==> trial 20 <==
Design SystolicCore, start of the top module:
module SystolicCore(
	input clk,
	input rst,
	input start,
	input mode_conv_mm,
	input isac,
	input isrelu,
	input isbn,
	input [22:0] dfsm_config,
	input all_data_rdy,
	input pe_config_1_1,
	input pe_config_1_2,
	input pe_config_1_3,
	input pe_config_2_1,
	input pe_config_2_2,
	input pe_config_2_3,
	input [7:0] data_horz_1_1,
	input [7:0] data_horz_1_2,
	input [7:0] data_horz_1_3,
	input [7:0] data_horz_2_1,
	input [7:0] data_horz_2_2,
	input [7:0] data_horz_2_3,
	input [7:0] data_obli_1,
	input [7:0] data_obli_2,
	input [7:0] data_obli_3,
	input [7:0] data_obli_4,
	input [7:0] data_obli_5,
	input [7:0] data_obli_6,
	input [15:0] data_bn_1,
	input [15:0] data_bn_2,
	input data_bn_en,
	output data_preread,
	output [7:0] dout_1_1,
	output [7:0] dout_1_2,
	output [7:0] dout_1_3,
	output [7:0] dout_1_4,
	output [7:0] dout_2_1,
	output [7:0] dout_2_2,
	output [7:0] dout_2_3,
	output [7:0] dout_2_4,
	output dout_en_1_1,
	output dout_en_1_2,
	output dout_en_1_3,
	output dout_en_1_4,
	output dout_en_2_1,
	output dout_en_2_2,
	output dout_en_2_3,
	output dout_en_2_4
);
clock: 15.5 ns
lec_check: 0
abc_area: 0
cap_margin: 10
cell_pad_in_sites_global_placement: 2
core_margin: 2
core_utilization: 17
cts_cluster_size: 24
gpl_timing_driven: 0
place_density_lb_addon: 0.26
slew_margin: 20
tns_end_percent: 35
run.sh (not shown) runs the stock make flow with config.mk's settings and CLKGATE_MAP_FILE=.
==> build 67 (differences from trial 20) <==
- ABC_AREA: 0 -> unset
- CAP_MARGIN: 10 -> 20
- CELL_PAD_IN_SITES_GLOBAL_PLACEMENT: 2 -> unset
- CORE_UTILIZATION: 17 -> 58
- CTS_CLUSTER_SIZE: 24 -> unset
- GPL_TIMING_DRIVEN: 0 -> unset
- PLACE_DENSITY_LB_ADDON: 0.26 -> unset
- SETUP_SLACK_MARGIN: unset -> 1.93
- TNS_END_PERCENT: 35 -> unset
==> flow/constraint.sdc (replaced) <==
create_clock -name core_clock -period 8.44 [get_ports {clk}]
set_input_delay 1.6880 -clock core_clock [delete_from_list [all_inputs] [get_ports {clk}]]
set_output_delay 1.6880 -clock core_clock [all_outputs]
set_load 0.01 [all_outputs]
==> results <==
                                                                  trial 20               build 67
Chip Footprint                                                 576,000 µm²            170,000 µm²
Total number of nets in the final design                            13,000                 13,200
Via count of the first global-routing pass                          77,400                 75,300
Number of CTS-inserted buffers                                         188                    165
Post-route core utilization                                          20.5%                  67.6%
Share of the clock period used by the worst path                     94.9%                   113%
Relative slew slack                                                  20.3%                  26.1%
Via count normalized by instance count                                3.88                   5.44
Global-route track usage on met3                                     1.30%                  4.35%
Vertical extent of the die                                          759 µm                 413 µm
Outcome                                                     finished clean        failed layout checks
Layout check failures                                                    -           setup timing
Non-Clock Buffer Count                                                 596                    737
Detail Route met3 WL                                             13,300 µm              13,400 µm
Power density over cell area                                   79.4 nW/µm²             138 nW/µm²
Critical-path cell with the highest stage delay   sky130_fd_sc_hd__mux2i_1  sky130_fd_sc_hd__fa_1
Met1 Resource Use GR                                                 20.6%                  40.2%
Count of inserted antenna diode cells                                   28                     11
Post-Layout Inst Area                                          117,000 µm²            113,000 µm²
Comb power                                                          555 µW                 712 µW

==> run P: inputs <==
SystolicCore again, from the RTL that the note above started with.
export LEC_CHECK = 0
export CAP_MARGIN = 20
export CORE_MARGIN = 2
export CORE_UTILIZATION = 72
export CTS_CLUSTER_DIAMETER = 102
export CTS_CLUSTER_SIZE = 10
export HOLD_SLACK_MARGIN = 0.3
export PLACE_DENSITY = 0.35
export SETUP_SLACK_MARGIN = 1.09
export SLEW_MARGIN = 20
create_clock -name core_clock -period 6.57 [get_ports {clk}]
==> run C (differences from run P) <==
Settings changed: CORE_UTILIZATION 72 to 33, CTS_CLUSTER_DIAMETER 102 to unset, CTS_CLUSTER_SIZE 10 to unset, HOLD_SLACK_MARGIN 0.3 to unset, PLACE_DENSITY 0.35 to 0.6, SETUP_SLACK_MARGIN 1.09 to unset.
==> flow/constraint.sdc (replaced) <==
create_clock -name core_clock -period 11.8 [get_ports {clk}]
set_input_delay 2.3600 -clock core_clock [delete_from_list [all_inputs] [get_ports {clk}]]
set_output_delay 2.3600 -clock core_clock [all_outputs]
set_load 0.01 [all_outputs]
==> qor summary <==
Global-route wire length before repair: run P 422000 um; run C 413000 um
Maximum number of pins on one net before global-route repair: run P 168; run C 122
VDD IR-drop max: run P 0.240 mV; run C 0.106 mV
Global router's overall resource usage: run P 0.388; run C 0.174
Wire length on met2: run P 124000 um; run C 111000 um
Design Power: run P 18.3 mW; run C 11.1 mW
Synthesis-to-finish area growth: run P 14.5%; run C 13.3%
Final critical-path share of the clock period: run P 1.33; run C 0.971
Post-DP HPWL: run P 198000 um; run C 202000 um
Clock network power: run P 8.18 mW; run C 5.58 mW
CP Data Arrival Time: run P 7.42 ns; run C 9.10 ns
Number of clock buffer instances in the layout: run P 169; run C 220
Clock network share of area: run P 0.0402; run C 0.0532
Initial drt markers: run P 6550; run C 4596
Met3 WL: run P 20200 um; run C 14600 um
Worst path slowest cell: run P sky130_fd_sc_hd__fa_1; run C sky130_fd_sc_hd__clkdlybuf4s50_1
Global placer's final weighted congestion: run P 0.962; run C 0.874
Post-route cell area: run P 111000 um^2; run C 110000 um^2
Static leakage power: run P 54.5 nW; run C 52.7 nW
Met1 capacity usage during global routing: run P 0.486; run C 0.256
Clock Tree Buf Depth: run P 3; run C 4
Pwr top: run P sequential cells; run C the clock network
Placed inst area: run P 105000 um^2; run C 104000 um^2
Standard cell core area: run P 133000 um^2; run C 292000 um^2
Result of the run: run P failed layout checks; run C timing/DRC/antenna clean
Layout check failures: run P setup timing; run C -

==> xenon: inputs <==
Starting RTL as in the previous note.
==> flow/design.v (excerpt) <==
module SystolicCore(
	input clk,
	input rst,
	input start,
	input mode_conv_mm,
	input isac,
	input isrelu,
	input isbn,
	input [22:0] dfsm_config,
	input all_data_rdy,
	input pe_config_1_1,
	input pe_config_1_2,
	input pe_config_1_3,
	input pe_config_2_1,
	input pe_config_2_2,
	input pe_config_2_3,
	input [7:0] data_horz_1_1,
	input [7:0] data_horz_1_2,
	input [7:0] data_horz_1_3,
	input [7:0] data_horz_2_1,
	input [7:0] data_horz_2_2,
	input [7:0] data_horz_2_3,
	input [7:0] data_obli_1,
	input [7:0] data_obli_2,
	input [7:0] data_obli_3,
	input [7:0] data_obli_4,
	input [7:0] data_obli_5,
	input [7:0] data_obli_6,
	input [15:0] data_bn_1,
	input [15:0] data_bn_2,
	input data_bn_en,
	output data_preread,
	output [7:0] dout_1_1,
	output [7:0] dout_1_2,
	output [7:0] dout_1_3,
	output [7:0] dout_1_4,
	output [7:0] dout_2_1,
	output [7:0] dout_2_2,
	output [7:0] dout_2_3,
	output [7:0] dout_2_4,
	output dout_en_1_1,
	output dout_en_1_2,
	output dout_en_1_3,
	output dout_en_1_4,
	output dout_en_2_1,
	output dout_en_2_2,
	output dout_en_2_3,
	output dout_en_2_4
);
	parameter nCols = 4;
	parameter nRows = 3;
	parameter iWidth = 8;
	parameter oWidth = 8;
	parameter DFSM_MAX_nPERIOD = 512;
	parameter DFSM_MAX_nLMAC = 3072;
	parameter DFSM_MAX_nSHFT = 3;
	logic A_1, A_2, A_3, A_4;
	logic B_1, B_2, B_3, B_4;
	logic C_1, C_2, C_3, C_4;
	logic D_1, D_2, D_3, D_4;
	logic E_1, E_2, E_3, E_4;
	logic F_1, F_2, F_3, F_4;
	logic G_1, G_2, G_3, G_4;
	logic H_1, H_2, H_3, H_4;
	logic dfsm_data_en_1, dfsm_data_en_2, dfsm_data_en_3, dfsm_data_en_4;
	logic start_bypass_1, start_bypass_2, start_bypass_3, start_bypass_4;
	logic array_data_en;
	always@(posedge clk) begin
		if (~rst) begin
			array_data_en <= 0;
		end
		else begin
			array_data_en <= data_preread;
		end
	end
  ...
Settings: LEC_CHECK=0, ABC_AREA=0, CAP_MARGIN=20, CORE_ASPECT_RATIO=1.99, CORE_MARGIN=3, CORE_UTILIZATION=20, CTS_CLUSTER_DIAMETER=52, CTS_CLUSTER_SIZE=44, GPL_TIMING_DRIVEN=1, PLACE_DENSITY_LB_ADDON=0.29, SETUP_SLACK_MARGIN=-0.33, SLEW_MARGIN=20, TNS_END_PERCENT=55; clock period 10.0 ns.
==> juniper: changes against xenon <==
==> flow/config.mk (replaced) <==
export PLATFORM = sky130hd
export DESIGN_NAME = SystolicCore
export DESIGN_NICKNAME = SystolicCore
export VERILOG_FILES = /design/flow/design.v
export SDC_FILE = /design/flow/constraint.sdc
export NUM_CORES = 4
export LEC_CHECK = 0
export ABC_AREA = 1
export CAP_MARGIN = 20
export CORE_MARGIN = 2
export CORE_UTILIZATION = 72
export PLACE_DENSITY = 0.78
export SLEW_MARGIN = 20
==> flow/constraint.sdc (replaced) <==
create_clock -name core_clock -period 6.67 [get_ports {clk}]
set_input_delay 1.3340 -clock core_clock [delete_from_list [all_inputs] [get_ports {clk}]]
set_output_delay 1.3340 -clock core_clock [all_outputs]
set_load 0.01 [all_outputs]
==> results.tsv <==
metric	value	unit
status	complete, but fails checks	
CP max stage delay	340	ps
Final WS setup	-1640	ps
SO Faults	negative setup slack	
Initial Utilization	0.727	
final setup vio count	64	
That was juniper.
==> results.tsv <==
metric	value	unit
SO Faults	negative setup slack	
M3 GR Usage	0.0150	
status	complete, but fails checks	
ys flops	1469	
top cells by count, synth	dfxtp_1, and2_1, inv_1, ha_1, nand2_1	
Final WS setup	-253	ps
Initial Utilization	0.201	
final setup vio count	18	
Non-clk invs	1210	
That was xenon.

==> ember: inputs <==
SystolicCore again, from the RTL that the note above started with.
// SystolicCore
module SystolicCore(
	input clk,
	input rst,
	input start,
	input mode_conv_mm,
	input isac,
	input isrelu,
	input isbn,
	input [22:0] dfsm_config,
	input all_data_rdy,
	input pe_config_1_1,
	input pe_config_1_2,
	input pe_config_1_3,
	input pe_config_2_1,
	input pe_config_2_2,
	input pe_config_2_3,
	input [7:0] data_horz_1_1,
	input [7:0] data_horz_1_2,
	input [7:0] data_horz_1_3,
	input [7:0] data_horz_2_1,
	input [7:0] data_horz_2_2,
	input [7:0] data_horz_2_3,
	input [7:0] data_obli_1,
	input [7:0] data_obli_2,
	input [7:0] data_obli_3,
	input [7:0] data_obli_4,
	input [7:0] data_obli_5,
	input [7:0] data_obli_6,
	input [15:0] data_bn_1,
	input [15:0] data_bn_2,
	input data_bn_en,
	output data_preread,
	output [7:0] dout_1_1,
	output [7:0] dout_1_2,
	output [7:0] dout_1_3,
	output [7:0] dout_1_4,
	output [7:0] dout_2_1,
	output [7:0] dout_2_2,
	output [7:0] dout_2_3,
	output [7:0] dout_2_4,
	output dout_en_1_1,
	output dout_en_1_2,
	output dout_en_1_3,
	output dout_en_1_4,
	output dout_en_2_1,
	output dout_en_2_2,
	output dout_en_2_3,
	output dout_en_2_4
);
==> flow/config.mk <==
export PLATFORM = sky130hd
export DESIGN_NAME = SystolicCore
export DESIGN_NICKNAME = SystolicCore
export VERILOG_FILES = /design/flow/design.v
export SDC_FILE = /design/flow/constraint.sdc
export NUM_CORES = 4
export LEC_CHECK = 0
export ABC_AREA = 1
export CAP_MARGIN = 20
export CELL_PAD_IN_SITES_GLOBAL_PLACEMENT = 0
export CORE_ASPECT_RATIO = 0.53
export CORE_MARGIN = 2
export CORE_UTILIZATION = 72
export CTS_CLUSTER_SIZE = 75
export PLACE_DENSITY_LB_ADDON = 0.24
export SETUP_SLACK_MARGIN = 0.6
export SLEW_MARGIN = 20
export TNS_END_PERCENT = 85
==> flow/constraint.sdc <==
create_clock -name core_clock -period 6.57 [get_ports {clk}]
set_input_delay 1.3140 -clock core_clock [delete_from_list [all_inputs] [get_ports {clk}]]
set_output_delay 1.3140 -clock core_clock [all_outputs]
set_load 0.01 [all_outputs]
==> tundra: changes against ember <==
==> flow/config.mk (replaced) <==
export PLATFORM = sky130hd
export DESIGN_NAME = SystolicCore
export DESIGN_NICKNAME = SystolicCore
export VERILOG_FILES = /design/flow/design.v
export SDC_FILE = /design/flow/constraint.sdc
export NUM_CORES = 4
export LEC_CHECK = 0
export CAP_MARGIN = 20
export CORE_MARGIN = 2
export CORE_UTILIZATION = 72
export CTS_CLUSTER_DIAMETER = 138
export CTS_CLUSTER_SIZE = 10
export PLACE_DENSITY = 0.36
export SETUP_SLACK_MARGIN = 1.09
export SLEW_MARGIN = 20
==> fjord: changes against ember <==
==> flow/config.mk (replaced) <==
export PLATFORM = sky130hd
export DESIGN_NAME = SystolicCore
export DESIGN_NICKNAME = SystolicCore
export VERILOG_FILES = /design/flow/design.v
export SDC_FILE = /design/flow/constraint.sdc
export NUM_CORES = 4
export LEC_CHECK = 0
export ABC_AREA = 1
export CAP_MARGIN = 20
export CORE_MARGIN = 2
export CORE_UTILIZATION = 59
export PLACE_DENSITY = 0.37
export SLEW_MARGIN = 20
==> flow/constraint.sdc (replaced) <==
create_clock -name core_clock -period 5.74 [get_ports {clk}]
set_input_delay 1.1480 -clock core_clock [delete_from_list [all_inputs] [get_ports {clk}]]
set_output_delay 1.1480 -clock core_clock [all_outputs]
set_load 0.01 [all_outputs]
==> willow: changes against ember <==
==> flow/config.mk (replaced) <==
export PLATFORM = sky130hd
export DESIGN_NAME = SystolicCore
export DESIGN_NICKNAME = SystolicCore
export VERILOG_FILES = /design/flow/design.v
export SDC_FILE = /design/flow/constraint.sdc
export NUM_CORES = 4
export LEC_CHECK = 0
export CAP_MARGIN = 20
export CORE_MARGIN = 2
export CORE_UTILIZATION = 65
export SLEW_MARGIN = 20
==> flow/constraint.sdc (replaced) <==
create_clock -name core_clock -period 6.14 [get_ports {clk}]
set_input_delay 1.2280 -clock core_clock [delete_from_list [all_inputs] [get_ports {clk}]]
set_output_delay 1.2280 -clock core_clock [all_outputs]
set_load 0.01 [all_outputs]
==> impl_metrics.sql <==
-- flow metrics import
INSERT INTO impl_metrics (metric_group, metric, value, unit) VALUES
('route', 'detail_route.vias_per_cell', '5.19', ''),
('route', 'antenna_cells', '7', ''),
('status', 'run_status', 'finished with violations', ''),
('sta', 'setup_violations', '64', ''),
('status', 'failed_checks', 'negative setup slack', ''),
('sta', 'final_min_period_over_clock_period', '1.37', ''),
('global_routing', 'first_global_vias', '93400', ''),
('logic_synthesis', 'ys_sh_mux', '0.00689', ''),
('pwr', 'power_consumed_by_combinational_cells', '1.60', 'mW'),
('pwr', 'clockPowerShare', '0.483', ''),
('sta', 'final.setup.worst_slack', '-2.13', 'ns');
That was fjord.
==> impl_metrics.sql <==
-- flow metrics import
INSERT INTO impl_metrics (metric_group, metric, value, unit) VALUES
('sta', 'final_min_period_over_clock_period', '1.43', ''),
('logic_synthesis', 'synthAoiAreaFrac', '0.0653', ''),
('status', 'failed_checks', 'negative setup slack', ''),
('pwr', 'power_consumed_by_combinational_cells', '1.40', 'mW'),
('sta', 'slew-limit-headroom', '0.135', ''),
('logic_synthesis', 'synthesis.area', '105000', 'µm²'),
('route', 'antenna_cells', '23', ''),
('floorplan', 'fp-utilization', '0.728', ''),
('logic_synthesis', 'ys_sh_mux', '0.00689', ''),
('pwr', 'clockPowerShare', '0.454', ''),
('route', 'drt_first_iter_violations', '16700', ''),
('logic_synthesis', 'asyncSetResetFlopFracSynth', '0', ''),
('status', 'run_status', 'finished with violations', ''),
('sta', 'final.setup.worst_slack', '-2.86', 'ns'),
('setup_path', 'worst_reg2reg_startpoint', 'bank_1.p_2_1.data_a_reg[0]$_SDFF_PN0_', ''),
('clock_network', 'cts_htree_levels', '4', ''),
('global_routing', 'first_global_vias', '99600', ''),
('sta', 'setup_violations', '64', '');
That was ember.
==> impl_metrics.sql <==
-- flow metrics import
INSERT INTO impl_metrics (metric_group, metric, value, unit) VALUES
('status', 'run_status', 'finished with violations', ''),
('status', 'failed_checks', 'negative setup slack', ''),
('route', 'top_signal_layer_used', 'met5', ''),
('route', 'detail_route.vias_per_cell', '5.89', ''),
('sta', 'final_min_period_over_clock_period', '1.33', ''),
('global_routing', 'first_global_vias', '79100', ''),
('sta', 'final.setup.worst_slack', '-2.15', 'ns'),
('pwr', 'clockPowerShare', '0.446', ''),
('logic_synthesis', 'ys_sh_mux', '0.0185', ''),
('sta', 'setup_violations', '64', '');
That was tundra.
==> impl_metrics.sql <==
-- flow metrics import
INSERT INTO impl_metrics (metric_group, metric, value, unit) VALUES
('setup_path', 'worst-path-stages', '31', ''),
('route', 'detail_route.vias_per_cell', '5.63', ''),
('pwr', 'power_consumed_by_combinational_cells', '1.05', 'mW'),
('place', 'placed_area', '105000', 'µm²'),
('sta', 'final.setup.worst_slack', '-2.31', 'ns'),
('global_routing', 'first_global_vias', '77600', ''),
('global_routing', 'met3_usage', '0.0508', ''),
('route', 'antenna_cells', '8', ''),
('place', 'finalWeightedCongestion', '0.990', ''),
('status', 'run_status', 'finished with violations', ''),
('logic_synthesis', 'ys_sh_mux', '0.0185', ''),
('pwr', 'clockPowerShare', '0.488', ''),
('sta', 'max_slew.worst_pin.slew', '1.08', 'ns'),
('global_routing', 'groute.usage.overall', '0.344', ''),
('cells_and_area', 'multi_input_comb_cells', '7665', ''),
('status', 'failed_checks', 'negative setup slack', ''),
('sta', 'setup_violations', '64', ''),
('global_routing', 'globalRoute.busiestLayer', 'met2', '');
That was willow.
Power and IR drop assume default switching activity.
